## multiply_n_divide_top
module multiply_n_divide_top(clk, reset, a_in, b_in, m_d, start, result, ready);
Settings: LEC_CHECK=0, ABC_AREA=0, CAP_MARGIN=20, CELL_PAD_IN_SITES_DETAIL_PLACEMENT=1, CELL_PAD_IN_SITES_GLOBAL_PLACEMENT=2, CORE_MARGIN=6, CORE_UTILIZATION=41, HOLD_SLACK_MARGIN=0.15, PLACE_DENSITY_LB_ADDON=0.09, SETUP_SLACK_MARGIN=0.57, SLEW_MARGIN=15, TNS_END_PERCENT=30; clock period 7.02 ns.
run.sh (not shown) runs the stock make flow with config.mk's settings and CLKGATE_MAP_FILE=.
Then changed:
==> flow/config.mk (replaced) <==
export PLATFORM = sky130hd
export DESIGN_NAME = multiply_n_divide_top
export DESIGN_NICKNAME = multiply_n_divide_top
export VERILOG_FILES = /design/flow/design.v
export SDC_FILE = /design/flow/constraint.sdc
export NUM_CORES = 4
export LEC_CHECK = 0
export CAP_MARGIN = 20
export CORE_MARGIN = 2
export CORE_UTILIZATION = 72
export CTS_CLUSTER_DIAMETER = 203
export SETUP_SLACK_MARGIN = 0.27
export SLEW_MARGIN = 20
==> flow/constraint.sdc (replaced) <==
create_clock -name core_clock -period 3.89 [get_ports {clk}]
set_input_delay 0.7780 -clock core_clock [delete_from_list [all_inputs] [get_ports {clk}]]
set_output_delay 0.7780 -clock core_clock [all_outputs]
set_load 0.01 [all_outputs]
The new run passed the timing, DRC and antenna checks.
Critical path depth does not change.
Via count came out higher by 15%.
Routed wire length went up by 1.2%.
Sequential share of layout area drops by 0.54 points.
Cell area rises by 3.0%.
Then changed:
--- a/flow/config.mk
+++ b/flow/config.mk
@@ -8,6 +8,7 @@
 export CAP_MARGIN = 20
 export CORE_MARGIN = 2
-export CORE_UTILIZATION = 72
-export CTS_CLUSTER_DIAMETER = 203
-export SETUP_SLACK_MARGIN = 0.27
+export CORE_UTILIZATION = 70
+export CTS_CLUSTER_DIAMETER = 355
+export CTS_CLUSTER_SIZE = 40
+export SETUP_SLACK_MARGIN = 0.67
 export SLEW_MARGIN = 20
==> flow/constraint.sdc (replaced) <==
create_clock -name core_clock -period 2.36 [get_ports {clk}]
set_input_delay 0.4720 -clock core_clock [delete_from_list [all_inputs] [get_ports {clk}]]
set_output_delay 0.4720 -clock core_clock [all_outputs]
set_load 0.01 [all_outputs]
This time the run aborted during 4_1_cts. Area after synthesis stays the same. Die size rises by 2.8%. Synthesized cell count stays the same.
Then changed:
==> flow/config.mk (replaced) <==
export PLATFORM = sky130hd
export DESIGN_NAME = multiply_n_divide_top
export DESIGN_NICKNAME = multiply_n_divide_top
export VERILOG_FILES = /design/flow/design.v
export SDC_FILE = /design/flow/constraint.sdc
export NUM_CORES = 4
export LEC_CHECK = 0
export ABC_AREA = 1
export CAP_MARGIN = 20
export CORE_MARGIN = 10
export CORE_UTILIZATION = 40
export HOLD_SLACK_MARGIN = 0.26
export MAX_ROUTING_LAYER = met4
export SLEW_MARGIN = 20
export TNS_END_PERCENT = 45
==> flow/constraint.sdc (replaced) <==
create_clock -name core_clock -period 4.5 [get_ports {clk}]
set_input_delay 0.9000 -clock core_clock [delete_from_list [all_inputs] [get_ports {clk}]]
set_output_delay 0.9000 -clock core_clock [all_outputs]
set_load 0.01 [all_outputs]
Outcome: The new run produced a clean layout. Area after synthesis climbs by a quarter to a third. Synthesized cell count came out higher by well over a third. Die area climbs by well over a third.
Then changed:
==> flow/config.mk (replaced) <==
export PLATFORM = sky130hd
export DESIGN_NAME = multiply_n_divide_top
export DESIGN_NICKNAME = multiply_n_divide_top
export VERILOG_FILES = /design/flow/design.v
export SDC_FILE = /design/flow/constraint.sdc
export NUM_CORES = 4
export LEC_CHECK = 0
export CAP_MARGIN = 20
export CORE_MARGIN = 2
export CORE_UTILIZATION = 70
export CTS_CLUSTER_DIAMETER = 203
export CTS_CLUSTER_SIZE = 37
export MAX_ROUTING_LAYER = met4
export SLEW_MARGIN = 20
export TNS_END_PERCENT = 5
==> flow/constraint.sdc (replaced) <==
create_clock -name core_clock -period 3.03 [get_ports {clk}]
set_input_delay 0.6060 -clock core_clock [delete_from_list [all_inputs] [get_ports {clk}]]
set_output_delay 0.6060 -clock core_clock [all_outputs]
set_load 0.01 [all_outputs]
Outcome: The changed run died in 5_1_grt; synthesized cell count fell by 43%; die size fell by 59%; synthesized area fell by 19%.
Then changed:
--- a/flow/config.mk
+++ b/flow/config.mk
@@ -8,8 +8,5 @@
 export CAP_MARGIN = 20
 export CORE_MARGIN = 2
-export CORE_UTILIZATION = 70
-export CTS_CLUSTER_DIAMETER = 203
-export CTS_CLUSTER_SIZE = 37
-export MAX_ROUTING_LAYER = met4
+export CORE_UTILIZATION = 40
+export PLACE_DENSITY_LB_ADDON = 0.14
 export SLEW_MARGIN = 20
-export TNS_END_PERCENT = 5
==> flow/constraint.sdc (replaced) <==
create_clock -name core_clock -period 7.02 [get_ports {clk}]
set_input_delay 1.4040 -clock core_clock [delete_from_list [all_inputs] [get_ports {clk}]]
set_output_delay 1.4040 -clock core_clock [all_outputs]
set_load 0.01 [all_outputs]
The changed run finished clean.
Area after synthesis is unchanged.
Die size goes up by 73%.
Synthesized cell count is unchanged.


ember:
Starting RTL as in the previous note.
export LEC_CHECK = 0
export CAP_MARGIN = 20
export CORE_MARGIN = 2
export CORE_UTILIZATION = 69
export PLACE_DENSITY = 0.41
export SLEW_MARGIN = 20
create_clock -name core_clock -period 3.11 [get_ports {clk}]
FAIL ember @ global routing: tool exited with error
What violet does differently from ember at the input level:
- clearing PLACE_DENSITY, which used to be 0.41
- swapping 69 for 66 in CORE_UTILIZATION
- swapping 3.11 for 2.36 in the clock period (ns, I/O delays scaled along)
Findings:
As of violet, site row count had risen slightly compared to ember.
In the summary table, violet is marked failed, with error DPL-0038 raised in clock tree synthesis.
Looking at width of the die, violet sits above ember.
violet: post-placement cell area higher than ember
Setup changes, violet to nickel
- a change of CORE_UTILIZATION from 66 to 70
- an added MAX_ROUTING_LAYER of met4
- an added CTS_CLUSTER_SIZE of 37
- a change of the clock period (ns, I/O delays scaled along) from 2.36 to 3.54
HPWL after detailed placement delta (nickel − violet): favourable
Diff nickel..violet | count of mapped cells out of synthesis | unchanged
On total die size: between violet and nickel, it ends up lower for nickel.
Between violet and nickel, the Yosys chip area figures differ only marginally.
Mux cell area share after synthesis essentially unchanged between violet and nickel.
Row count shrinks by a few percent when moving from violet to nickel.
For boundary pin count, nickel and violet come out practically identical.
Summary — core footprint, nickel relative to violet: lower, by about 6.4%.
Ran to the end and failed final checks on setup timing: nickel.
Summary — height of the die, nickel relative to violet: lower, by about 2.8%.
Looking only at setup slack after placement, and setting everything else aside, the higher value of violet and nickel goes to nickel.
For umber, these inputs were changed with respect to nickel:
- MAX_ROUTING_LAYER no longer set, was met4
- CTS_CLUSTER_SIZE no longer set, was 37
- CORE_UTILIZATION now 40, was 70
- the clock period (ns, I/O delays scaled along) now 4.16, was 3.54
==> comparison <==
umber — top fanout value on the critical path 14 higher, nickel as reference. umber vs nickel: area share of buffers outside the clock network down in umber. nickel consumes more power than umber. Both conditions hold for umber: the flow ran to the end and the final layout passed the timing, DRC and antenna checks. umber vs nickel — routed wire length dropped by more than 10%. Going from nickel to umber, net switching power -22%; standard cell area after detailed placement -about 0.8%.
Here is what was changed in the inputs of raven compared with umber.
- putting CTS_CLUSTER_DIAMETER at 41 where nothing was set
- putting SETUP_SLACK_MARGIN at 0.19 where nothing was set
- putting MAX_ROUTING_LAYER at met4 where nothing was set
- putting PLACE_DENSITY at 0.65 where nothing was set
- swapping 40 for 70 in CORE_UTILIZATION
- putting CTS_CLUSTER_SIZE at 37 where nothing was set
- swapping 4.16 for 3.54 in the clock period (ns, I/O delays scaled along)
Results
- Comparing instance count after placement with tap cells included for raven and umber, the bigger number came from umber.
- Relative to umber, final RePlAce weighted congestion has gone up in raven.
- For the HPWL after detailed placement, raven came in 4.2% lower than umber did.
- Floorplan core density (raven over umber): increase, 31 points
- Against umber, raven comes in 0.33 ns lower on placement-stage worst setup slack.
- Diff raven..umber | compound-cell area share of the yosys netlist | unchanged
- Floorplan check, raven vs umber: die outline smaller in raven
- As of raven, core box area had fallen by more than a quarter compared to umber.
- Going from umber to raven, the count of cells resized by post-cts repair was found to have gone up by 92.
- raven: it failed with a tool error in global routing, so there are no final results.
- In the tables for raven and umber, number of buffers added for setup after CTS reads lower with umber.
- Reported for raven and umber, number of buffers between clock root and the deepest sink turned out identical to the last digit.
Power is estimated from default activity; no workload was simulated.
